// convolution
module convolution(clk, reset, start, x, y, z, done, mem_rd_adr, mem_rd_data, out_we, out_adr, out_data);
clock: 6.33 ns
lec_check: 0
cap_margin: 20
core_margin: 2
core_utilization: 72
cts_cluster_size: 99
slew_margin: 20
run.sh (not shown) runs the stock make flow with config.mk's settings and CLKGATE_MAP_FILE=.
The starting point finished but failed the layout checks on negative setup slack.
Rerun with:
- ABC_AREA: default -> 1
- CTS_CLUSTER_SIZE: 99 -> 63
- HOLD_SLACK_MARGIN: default -> 0.27
- PLACE_DENSITY_LB_ADDON: default -> 0.27
- clock period: 6.33 -> 5.26 ns (I/O delays scaled with it)
Result: The changed run ran to the end with violations: negative setup slack. Maximum frequency came out lower by about 7%. Synthesized area grows by 1.3%. Die area goes up by 1.3%.

convolution again, from the RTL that the note above started with.
Settings: LEC_CHECK=0, CAP_MARGIN=20, CORE_MARGIN=2, CORE_UTILIZATION=40, SETUP_SLACK_MARGIN=-0.44, SLEW_MARGIN=20; clock period 8.27 ns.
The first run ran to the end with no violations.
Edit:
ABC_AREA = 1   (was not set)
CORE_MARGIN = 7   (was 2)
GPL_TIMING_DRIVEN = 0   (was not set)
PLACE_DENSITY = 0.85   (was not set)
SETUP_SLACK_MARGIN = not set   (was -0.44)
clock period = 8.6 ns   (was 8.27 ns; I/O delays follow)
Effect: Via count went up by 68%. Clock power rose by 2.8%. Synthesized cell count went up by 75%. Final area increases by 6.2%. Cell count came out higher by 51%. Worst hold slack loses 24 ps. Global-route usage increases by 24 points. Synthesized area increases by 1.3%. Wire length goes up by 140%.
Edit:
ABC_AREA = not set   (was 1)
CORE_MARGIN = 2   (was 7)
CORE_UTILIZATION = 46   (was 40)
GPL_TIMING_DRIVEN = not set   (was 0)
PLACE_DENSITY = not set   (was 0.85)
clock period = 7.61 ns   (was 8.6 ns; I/O delays follow)
Cell count went down by 36%.
Sequential power went up by 13%.
Design area went down by 5.5%.
Sequential cell count does not change.
Critical path depth went down by 5.
Non-clock buffer count went down by 401.
Clock-buffer cell count went up by 2.
Fmax went up by 15%.

## v9
Starting RTL as in the previous note.
make LEC_CHECK=0 CAP_MARGIN=40 CELL_PAD_IN_SITES_DETAIL_PLACEMENT=0 CELL_PAD_IN_SITES_GLOBAL_PLACEMENT=3 CORE_ASPECT_RATIO=0.66 CORE_MARGIN=2 CORE_UTILIZATION=44 CTS_CLUSTER_DIAMETER=87 GPL_ROUTABILITY_DRIVEN=1 MIN_ROUTING_LAYER=met2 PLACE_DENSITY_LB_ADDON=0.18 SETUP_SLACK_MARGIN=1.61 SLEW_MARGIN=20 finish   # period 11.6 ns
Both conditions hold for v9: the flow ran to the end and the final layout passed the timing, DRC and antenna checks.
> inputs changed (v9 -> v20)
==> flow/config.mk <==
export PLATFORM = sky130hd
export DESIGN_NAME = convolution
export DESIGN_NICKNAME = convolution
export VERILOG_FILES = /design/flow/design.v
export SDC_FILE = /design/flow/constraint.sdc
export NUM_CORES = 4
export LEC_CHECK = 0
export CAP_MARGIN = 20
export CORE_MARGIN = 2
export CORE_UTILIZATION = 70
export CTS_CLUSTER_SIZE = 37
export PLACE_DENSITY_LB_ADDON = 0.0
export SLEW_MARGIN = 20
==> flow/constraint.sdc <==
create_clock -name core_clock -period 4.62 [get_ports {clk}]
set_input_delay 0.9240 -clock core_clock [delete_from_list [all_inputs] [get_ports {clk}]]
set_output_delay 0.9240 -clock core_clock [all_outputs]
set_load 0.01 [all_outputs]
## What came out
Status v20: flow complete, layout not clean - negative setup slack
v9 finished end to end and its layout was clean on timing, DRC and antenna.
Wire length delta for v20 relative to v9: about 1.9% higher
Power: v20 higher than v9
Lower fraction of area in registers among v20 and v9: v20
Fraction of met1 tracks used by global routing for v20 is higher than for v9.
Higher critical path depth among v20 and v9: v20
[inputs] v40 vs v20
diff --git a/flow/config.mk b/flow/config.mk
--- a/flow/config.mk
+++ b/flow/config.mk
@@ -7,7 +7,7 @@
 export LEC_CHECK = 0
+export ABC_AREA = 1
 export CAP_MARGIN = 20
 export CORE_MARGIN = 2
-export CORE_UTILIZATION = 70
-export CTS_CLUSTER_SIZE = 37
-export PLACE_DENSITY_LB_ADDON = 0.0
+export CORE_UTILIZATION = 63
+export CTS_CLUSTER_SIZE = 97
 export SLEW_MARGIN = 20
==> flow/constraint.sdc <==
create_clock -name core_clock -period 4.59 [get_ports {clk}]
set_input_delay 0.9180 -clock core_clock [delete_from_list [all_inputs] [get_ports {clk}]]
set_output_delay 0.9180 -clock core_clock [all_outputs]
set_load 0.01 [all_outputs]
Results
[flow] v40 | stages: complete | final checks: fail | reason: negative setup slack. [v20] flow finished | final checks: failed | reasons: negative setup slack. Lower sequential share of layout area was reported by v40, not v20. From v20 to v40, cell depth of the worst setup path did not move at all. Final worst setup slack: higher on v40.
## Diff of input files: v13 against v40
diff --git a/flow/config.mk b/flow/config.mk
--- a/flow/config.mk
+++ b/flow/config.mk
@@ -7,7 +7,12 @@
 export LEC_CHECK = 0
-export ABC_AREA = 1
 export CAP_MARGIN = 20
 export CORE_MARGIN = 2
-export CORE_UTILIZATION = 63
-export CTS_CLUSTER_SIZE = 97
+export CORE_UTILIZATION = 72
+export CTS_CLUSTER_DIAMETER = 332
+export CTS_CLUSTER_SIZE = 15
+export GPL_TIMING_DRIVEN = 1
+export MAX_ROUTING_LAYER = met4
+export MIN_ROUTING_LAYER = met1
+export PLACE_DENSITY_LB_ADDON = 0.0
+export SETUP_SLACK_MARGIN = 0.55
 export SLEW_MARGIN = 20
==> flow/constraint.sdc <==
create_clock -name core_clock -period 6.58 [get_ports {clk}]
set_input_delay 1.3160 -clock core_clock [delete_from_list [all_inputs] [get_ports {clk}]]
set_output_delay 1.3160 -clock core_clock [all_outputs]
set_load 0.01 [all_outputs]
Findings:
- Complete run, failing final checks: v13, reason negative setup slack.
- On number of buffers added by the clock tree synthesis step: v13 sits below v40.
- Taking v40 as the reference, in v13 worst hold-check slack climbed 0.045 ns; sequential share of cell area climbed 1.8 points.
- Xor and xnor area share after synthesis in v13 is 0.80 points higher than in v40
- Re wire length on met2: v40 was lower than v13.
- v13 ends up with a global-route met3 utilization that is 0.52 points lower than in v40.
Here is what was changed in the inputs of v35 compared with v13.
==> flow/config.mk <==
export PLATFORM = sky130hd
export DESIGN_NAME = convolution
export DESIGN_NICKNAME = convolution
export VERILOG_FILES = /design/flow/design.v
export SDC_FILE = /design/flow/constraint.sdc
export NUM_CORES = 4
export LEC_CHECK = 0
export CAP_MARGIN = 20
export CELL_PAD_IN_SITES_GLOBAL_PLACEMENT = 3
export CORE_ASPECT_RATIO = 1.74
export CORE_MARGIN = 5
export CORE_UTILIZATION = 17
export CTS_CLUSTER_SIZE = 68
export GPL_ROUTABILITY_DRIVEN = 1
export GPL_TIMING_DRIVEN = 0
export MAX_ROUTING_LAYER = met5
export MIN_ROUTING_LAYER = met1
export SETUP_SLACK_MARGIN = 0.34
export SLEW_MARGIN = 35
export TNS_END_PERCENT = 5
==> flow/constraint.sdc <==
create_clock -name core_clock -period 12.4 [get_ports {clk}]
set_input_delay 2.4800 -clock core_clock [delete_from_list [all_inputs] [get_ports {clk}]]
set_output_delay 2.4800 -clock core_clock [all_outputs]
set_load 0.01 [all_outputs]
--- outcome ---
v35 reached the end of the flow, and the finished layout is clean on the timing, DRC and antenna checks. NOTE: cell area after layout in v35 exceeds that of v13. The clock buffer instance count of the final layout in v13 is 0.76 times that in v35. v13 and v35 ended up with roughly the same yosys-reported design area after synthesis. Critical path depth up 2 in v35 wrt v13. v35 improves on v13 in via count. Of the two values seen for top metal layer carrying routed signals, met4 was produced by v13 and met5 by v35. Of v13 and v35, the run reporting the higher cell count was v35. In v35, the via count of the first global-routing pass came out 804 above the value in v13.

job 4533:
convolution again, from the RTL that the note above started with.
clock: 6.32 ns
lec_check: 0
cap_margin: 20
core_margin: 2
core_utilization: 72
cts_cluster_size: 63
hold_slack_margin: 0.27
place_density_lb_addon: 0.0
slew_margin: 20
What the final checks of job 4533 revealed, after a flow that finished every stage, was a layout that fails on setup timing.
Input-level comparison between job 9588 and job 4533:
Settings: an added TNS_END_PERCENT of 5; a change of CTS_CLUSTER_SIZE from 63 to 77; an added SETUP_SLACK_MARGIN of 1.33; a change of CORE_UTILIZATION from 72 to 70; a change of the clock period (ns, I/O delays scaled along) from 6.32 to 4.64.
Results
Although job 9588 finished all stages, its layout failed final checks on setup timing.
Completing all stages was not enough for job 4533: its layout failed the final checks because of setup timing.
Per the comparison of job 9588 with job 4533, number of setup buffers added after CTS now sits lower; cell resize tally after clock tree synthesis now sits higher.
Compared with job 4533, job 9588 shows routed wire length lower by about 4.5%.
--- input diff job 9588..job 605 ---
Settings: HOLD_SLACK_MARGIN removed (was 0.27); CTS_CLUSTER_SIZE changed from 77 to 31; SETUP_SLACK_MARGIN changed from 1.33 to 1.89; TNS_END_PERCENT removed (was 5); PLACE_DENSITY_LB_ADDON changed from 0.0 to 0.01; CORE_UTILIZATION changed from 70 to 72; the clock period (ns, I/O delays scaled along) changed from 4.64 to 6.71.
## What came out
Compared with job 9588, job 605 shows a lower highest ir drop seen on vdd. [job 605 vs job 9588] setup slack of the most critical reg-to-reg path: higher in job 605. Est. power | job 605 vs job 9588 | job 605 lower. The total leakage power of job 9588 and that of job 605 are within noise of each other. [job 605] flow finished | final checks: failed | reasons: setup timing. Die area on job 605 is ahead of job 9588. Job 605 vs job 9588 — final wirelength climbed by more than 10%.
Changes in job 896 relative to job 605:
Settings: swapping 72 for 59 in CORE_UTILIZATION; clearing PLACE_DENSITY_LB_ADDON, which used to be 0.01; clearing CTS_CLUSTER_SIZE, which used to be 31; clearing SETUP_SLACK_MARGIN, which used to be 1.89; swapping 6.71 for 4.62 in the clock period (ns, I/O delays scaled along).
[summary]
- None of the runs job 896 and job 605 ends with a clean layout.
- Complete run, failing final checks: job 896, reason setup timing.
- In job 896 the detailed-placement wirelength estimate turned out 1.7% higher than in job 605.
- The higher design area came out of job 896.
- Changes observed in job 896 relative to job 605: remaining max-slew budget at the tightest pin increased 3.3 points, power consumed by sequential cells increased about 45%, relative area of non-clock buffer cells in the final design increased 0.19 points, proportion of cell area occupied by multi-input gates decreased 0.39 points.
- On clock skew, job 896 and job 605 are neck and neck.
- Switching component of the power was higher in the run labelled job 896.
Input-level comparison between job 490 and job 896:
Settings: GPL_TIMING_DRIVEN newly set to 0; TNS_END_PERCENT newly set to 15; MAX_ROUTING_LAYER newly set to met4; CORE_UTILIZATION changed from 59 to 40; SETUP_SLACK_MARGIN newly set to 0.34; MIN_ROUTING_LAYER newly set to met2; the clock period (ns, I/O delays scaled along) changed from 4.62 to 9.0.
Findings:
Cell count ended up about 12% higher on job 490 than on job 896.
Comparing global-route wire length before repair for job 896 and job 490, the smaller number came from job 896.
Job 490 closes out successfully: all stages finished, all timing, DRC and antenna checks passed.
Compared with job 896, job 490 shows a lower summed area of non-filler cells in the final layout.
Power figures rest on the tool's default switching activity, not on a simulated workload.
